== run 1 ==
Design router_top, start of the top module:
module router_top(input clock, resetn, read_enb_0, read_enb_1, read_enb_2, pkt_valid,
                  input [7:0] data_in, output [7:0] data_out_0, data_out_1, data_out_2,
                  output valid_out_0, valid_out_1, valid_out_2, error, busy);
wire parity_done,detect_add;
wire ld_state, laf_state, full_state, write_enb_reg, rst_int_reg, lfd_state;
wire [2:0] fifo_empty, full,w_enb, write_enb, soft_reset_temp;
wire fifo_full,low_pkt_valid,soft_reset_0,soft_reset_1,soft_reset_2;
wire [7:0] dout;
wire read_enb_temp[2:0];
wire [7:0] data_out_temp[2:0];
assign soft_reset_temp[0] = soft_reset_0;
assign soft_reset_temp[1] = soft_reset_1;
assign soft_reset_temp[2] = soft_reset_2;
assign read_enb_temp[0] = read_enb_0;
assign read_enb_temp[1] = read_enb_1;
assign read_enb_temp[2] = read_enb_2;
assign data_out_0 = data_out_temp[0];
assign data_out_1 = data_out_temp[1];
assign data_out_2 = data_out_temp[2];
router_fsm dut1(.clock(clock),
                .resetn(resetn),
                .pkt_valid(pkt_valid),
                .parity_done(parity_done),
                .soft_reset_0(soft_reset_0),
                .soft_reset_1(soft_reset_1),
                .soft_reset_2(soft_reset_2),
                .fifo_full(fifo_full),
                .low_pkt_valid(low_pkt_valid),
                .fifo_empty_0(fifo_empty[0]),
                .fifo_empty_1(fifo_empty[1]),
                .fifo_empty_2(fifo_empty[2]),
                .data_in(data_in[1:0]),
                .busy(busy),
                .detect_add(detect_add),
                .ld_state(ld_state),
                .laf_state(laf_state),
                .full_state(full_state),
                .write_enb_reg(write_enb_reg),
                .rst_int_reg(rst_int_reg),
                .lfd_state(lfd_state));
router_reg dut2(.clock(clock),
                .resetn(resetn),
                .pkt_valid(pkt_valid),
                .fifo_full(fifo_full),
                .detect_add(detect_add),
                .ld_state(ld_state),
  ...
Size: about 3300 cells after synthesis, roughly 850 flip-flops, roughly 43 I/O pins, roughly 0.036 mm² of cells after synthesis.
==> flow/config.mk <==
export PLATFORM = sky130hd
export DESIGN_NAME = router_top
export DESIGN_NICKNAME = router_top
export VERILOG_FILES = /design/flow/design.v
export SDC_FILE = /design/flow/constraint.sdc
export NUM_CORES = 4
export LEC_CHECK = 0
export ABC_AREA = 1
export CAP_MARGIN = 20
export CORE_MARGIN = 2
export CORE_UTILIZATION = 55
export CTS_CLUSTER_DIAMETER = 231
export HOLD_SLACK_MARGIN = 0.29
export SETUP_SLACK_MARGIN = -0.27
export SLEW_MARGIN = 20
export TNS_END_PERCENT = 5
==> flow/constraint.sdc <==
create_clock -name core_clock -period 3.4 [get_ports {clock}]
set_input_delay 0.6800 -clock core_clock [delete_from_list [all_inputs] [get_ports {clock}]]
set_output_delay 0.6800 -clock core_clock [all_outputs]
set_load 0.01 [all_outputs]
run.sh (not shown) runs the stock make flow with config.mk's settings and CLKGATE_MAP_FILE=.
Run 1 went all the way through synthesis, placement and routing and the layout is clean on timing, DRC and antenna.
Setup changes, run 1 to run 2
- removing SETUP_SLACK_MARGIN (formerly -0.27)
- removing ABC_AREA (formerly 1)
- removing CTS_CLUSTER_DIAMETER (formerly 231)
- changing the clock period (ns, I/O delays scaled along) from 3.4 to 5.0
### Flow results
Per the final summary, run 2 finished and its layout is clean on timing, DRC and antenna. Run 1: full flow OK, the timing, DRC and antenna checks passed. The library cell contributing the largest single delay on the critical path comes out sky130_fd_sc_hd__or4_1 in one run and sky130_fd_sc_hd__clkdlybuf4s50_1 in the other, namely in run 2 and run 1 respectively. What run 1 reported for first-pass GRT wire length has to be multiplied by 0.825 to get the figure for run 2. Run 2 ended up with a lower cell area than run 1 did. Taking run 2 as 1.0, run 1 lands at 1.5 on sequential power.
Inputs modified between run 2 and run 3:
- a deleted HOLD_SLACK_MARGIN that had been 0.29
- a deleted TNS_END_PERCENT that had been 5
- a change of CORE_UTILIZATION from 55 to 24
- a change of the clock period (ns, I/O delays scaled along) from 5.0 to 5.8
==> results <==
Measured against run 2, the core region area of run 3 comes out at 2.3 times the reference value. Run 3 ends up with a layout filler cell count that is 9679 higher than in run 2. Against run 2, run 3 reports a routed wire length that is higher. Power share of the combinational group on run 3 is up relative to run 2. Min via count across run 3 and run 2: run 3. The per-cell via count in the routed design number comes out higher for run 2 vs run 3. Summary of run 3 over run 2: clock buffer and inverter area fraction after layout decreased 0.60 points, clock network power share decreased 0.8 points. The higher signed area change from the synthesized netlist to the final layout of run 3 and run 2 is in run 3. Compared with run 2, in run 3 design area climbed about 3%; path length in cells of the critical path saw little to no change.
## Diff of input files: run 4 against run 3
- CTS_CLUSTER_SIZE now 14, previously not set
- SETUP_SLACK_MARGIN now 0.73, previously not set
- PLACE_DENSITY_LB_ADDON now 0.05, previously not set
- CORE_UTILIZATION now 72, was 24
- the clock period (ns, I/O delays scaled along) now 2.87, was 5.8
### Flow results
- [run 4] flow finished | final checks: failed | reasons: setup timing
- Looking at the reports, run 3 completed the entire flow and the layout it produced met the timing, DRC and antenna checks.
- In the tables for run 4 and run 3, total area of multi-input combinational cells reads higher with run 4.
- Re endpoint arrival time on the critical path: run 4 and run 3 aren't equal, and the higher value belongs to run 4.
- Register-to-register slack down 2.45 ns in run 4 wrt run 3
- Compared with run 3, run 4 is hungrier on power.
- Run 4 vs run 3 on via density per instance: run 4 is the higher one.
- Summary of run 4 over run 3: count of clock-buffer cells in the layout climbed 11, post-route clock period utilization climbed 34 points, core utilization climbed 64 points.
Changes in run 5 relative to run 4:
- changing CORE_UTILIZATION from 72 to 40
- removing SETUP_SLACK_MARGIN (formerly 0.73)
- removing CTS_CLUSTER_SIZE (formerly 14)
- removing PLACE_DENSITY_LB_ADDON (formerly 0.05)
- changing the clock period (ns, I/O delays scaled along) from 2.87 to 3.75
[summary]
Both conditions hold for run 5: the flow ran to the end and the final layout passed the timing, DRC and antenna checks.
The layout from run 4, despite a flow that completed every stage, fails the layout checks, with the failing checks listed as setup timing.
Per the comparison of run 5 with run 4, worst relative slew slack saw a decrease, mean number of vias per cell saw a decrease, routed length on met1 saw a decrease, cell depth of the worst hold path saw little to no change, endpoint arrival time on the critical path saw a decrease.
Cell with the largest stage delay on the worst path = sky130_fd_sc_hd__or4_1: run 5; cell with the largest stage delay on the worst path = sky130_fd_sc_hd__mux2i_1: run 4
I/O pin count came out exactly the same in run 5 and run 4.
Looking at part of the power in the clock network, run 5 sits 5.2 points above run 4.
The non-clock buffer instance count of the final layout in run 5 is 0.43 times that in run 4.
Here is what was changed in the inputs of run 6 compared with run 5.
- CORE_UTILIZATION changed from 40 to 72
- CTS_CLUSTER_SIZE newly set to 72
- PLACE_DENSITY_LB_ADDON newly set to 0.0
- SETUP_SLACK_MARGIN newly set to 0.66
- the clock period (ns, I/O delays scaled along) changed from 3.75 to 2.23
[summary]
Run 6 ran in full, but the layout does not pass; the checks complain about setup timing. Against run 5, run 6 reports a met1 usage in global routing that is higher. Relative to run 5, number of placed instances with taps included has gone down in run 6. Relative to run 5, relative area of non-clock buffer cells in the final design increased by 8.5 points in run 6. Compared with run 5, run 6 shows number of buffers added for setup after CTS higher by 83. Diff run 5 -> run 6: power spent charging and discharging nets now larger, final antenna diode count +2, clock share of power lost 5.2 points, mean routed wirelength per cell increased by 74% relative to the old numbers, area occupied by registers comparable. The lower combinational power share of run 6 and run 5 is in run 5. Where global-route wire length before repair is concerned, run 5 is better than run 6.

* * *

router_top again, from the RTL that the note above started with.
Settings: LEC_CHECK=0, ABC_AREA=1, CAP_MARGIN=20, CORE_MARGIN=2, CORE_UTILIZATION=72, CTS_CLUSTER_SIZE=76, PLACE_DENSITY_LB_ADDON=0.07, SETUP_SLACK_MARGIN=-0.16, SLEW_MARGIN=20; clock period 2.08 ns.
The baseline finished but fails on negative setup slack.
Then changed:
--- a/flow/config.mk
+++ b/flow/config.mk
@@ -7,3 +7,2 @@
 export LEC_CHECK = 0
-export ABC_AREA = 1
 export CAP_MARGIN = 20
@@ -11,4 +10,2 @@
 export CORE_UTILIZATION = 72
-export CTS_CLUSTER_SIZE = 76
-export PLACE_DENSITY_LB_ADDON = 0.07
 export SETUP_SLACK_MARGIN = -0.16
Outcome: The changed run produced a layout that fails on negative setup slack; first-iteration DRC count increases by about a fifth; global-route usage came out higher by 4.3 points; setup slack got worse by 0.27 ns; clock-buffer cell count decreases by 3; via count came out lower by roughly a tenth; total power went up by a few percent; non-clock buffer count went up by 90.
Then changed:
--- a/flow/config.mk
+++ b/flow/config.mk
@@ -10,3 +10,4 @@
 export CORE_UTILIZATION = 72
-export SETUP_SLACK_MARGIN = -0.16
+export CTS_CLUSTER_SIZE = 14
+export SETUP_SLACK_MARGIN = -0.21
 export SLEW_MARGIN = 20
The new run reached the layout checks and failed them: negative setup slack.
Area after synthesis does not change.
Wire length fell by 9.5%.
Cell count hardly moves.
Synthesized cell count is unchanged.
Hold slack loses 0.024 ns.
Core utilization came out lower by 1.4 points.
Die area does not change.
Sequential power is about the same.
Design area fell by 1.6%.
Worst setup slack is worse by 0.083 ns.
Then changed:
--- a/flow/config.mk
+++ b/flow/config.mk
@@ -11,3 +11,3 @@
 export CTS_CLUSTER_SIZE = 14
-export SETUP_SLACK_MARGIN = -0.21
+export SETUP_SLACK_MARGIN = -0.2
 export SLEW_MARGIN = 20
The new run finished but fails on negative setup slack.
Setup slack gets worse by 0.13 ns.
Combinational power increases by about 10%.
Total power increases by 4.9%.
Die size stays the same.

* * *

== red ==
router_top again, from the RTL that the note above started with.
Settings: LEC_CHECK=0, CAP_MARGIN=20, CELL_PAD_IN_SITES_DETAIL_PLACEMENT=2, CORE_ASPECT_RATIO=1.35, CORE_MARGIN=3, CORE_UTILIZATION=72, CTS_CLUSTER_SIZE=21, GPL_TIMING_DRIVEN=1, HOLD_SLACK_MARGIN=-0.07, MAX_ROUTING_LAYER=met4, MIN_ROUTING_LAYER=met2, PLACE_DENSITY=0.68, SLEW_MARGIN=20; clock period 5.75 ns.
Tool error DPL-0033 stopped red during 3_5_place_dp; no final results.
Changes in blue relative to red:
- MAX_ROUTING_LAYER no longer set, was met4
- CELL_PAD_IN_SITES_DETAIL_PLACEMENT no longer set, was 2
- CORE_MARGIN now 2, was 3
- SETUP_SLACK_MARGIN now -0.16, previously not set
- CORE_ASPECT_RATIO no longer set, was 1.35
- PLACE_DENSITY now 0.37, was 0.68
- MIN_ROUTING_LAYER no longer set, was met2
- GPL_TIMING_DRIVEN no longer set, was 1
- CTS_CLUSTER_SIZE no longer set, was 21
- HOLD_SLACK_MARGIN no longer set, was -0.07
- the clock period (ns, I/O delays scaled along) now 2.08, was 5.75
The final report for blue shows a completed flow and a layout that fails verification, specifically negative setup slack. blue against red: row count has decreased, area of the core has increased, routability congestion estimate from global placement has decreased. Going from red to blue, total die area shrank slightly. Number of input and output port buffers inserted delta (red -> blue): insignificant.
> inputs changed (blue -> green)
- a change of CORE_UTILIZATION from 72 to 16
- a deleted SETUP_SLACK_MARGIN that had been -0.16
- a deleted PLACE_DENSITY that had been 0.37
- a change of the clock period (ns, I/O delays scaled along) from 2.08 to 3.75
### Flow results
- Having completed the whole flow, green delivered a layout that passed the timing, DRC and antenna checks.
- Comparing green and blue, the higher sequential cell area share was measured on green.
- Diff blue -> green: data arrival time of the worst path lower; initial core utilization lower; number of buffers and inverters on the critical path roughly the same; worst setup slack higher.
- blue reports its critical-path cell with the highest stage delay as sky130_fd_sc_hd__mux4_2 while green reports sky130_fd_sc_hd__clkdlybuf4s50_1.
The inputs of orange differ from those of green as listed below.
- CORE_UTILIZATION changed from 16 to 55
- PLACE_DENSITY_LB_ADDON newly set to 0.0
- the clock period (ns, I/O delays scaled along) changed from 3.75 to 3.49
Findings:
- Relative to green, total of clock buffers placed in the layout has gone down in orange.
- Compared with green, in orange cell area went down 6.1%; total via count after detailed routing up 0.58%; post-route fraction of the period consumed by the critical path now sits at about the same level.
- Going from green to orange, first-pass GRT wire length now smaller; chip area now smaller; multi-input gate share of total cell area now larger.
No activity file was given, so power comes from the tool's default toggle rates.
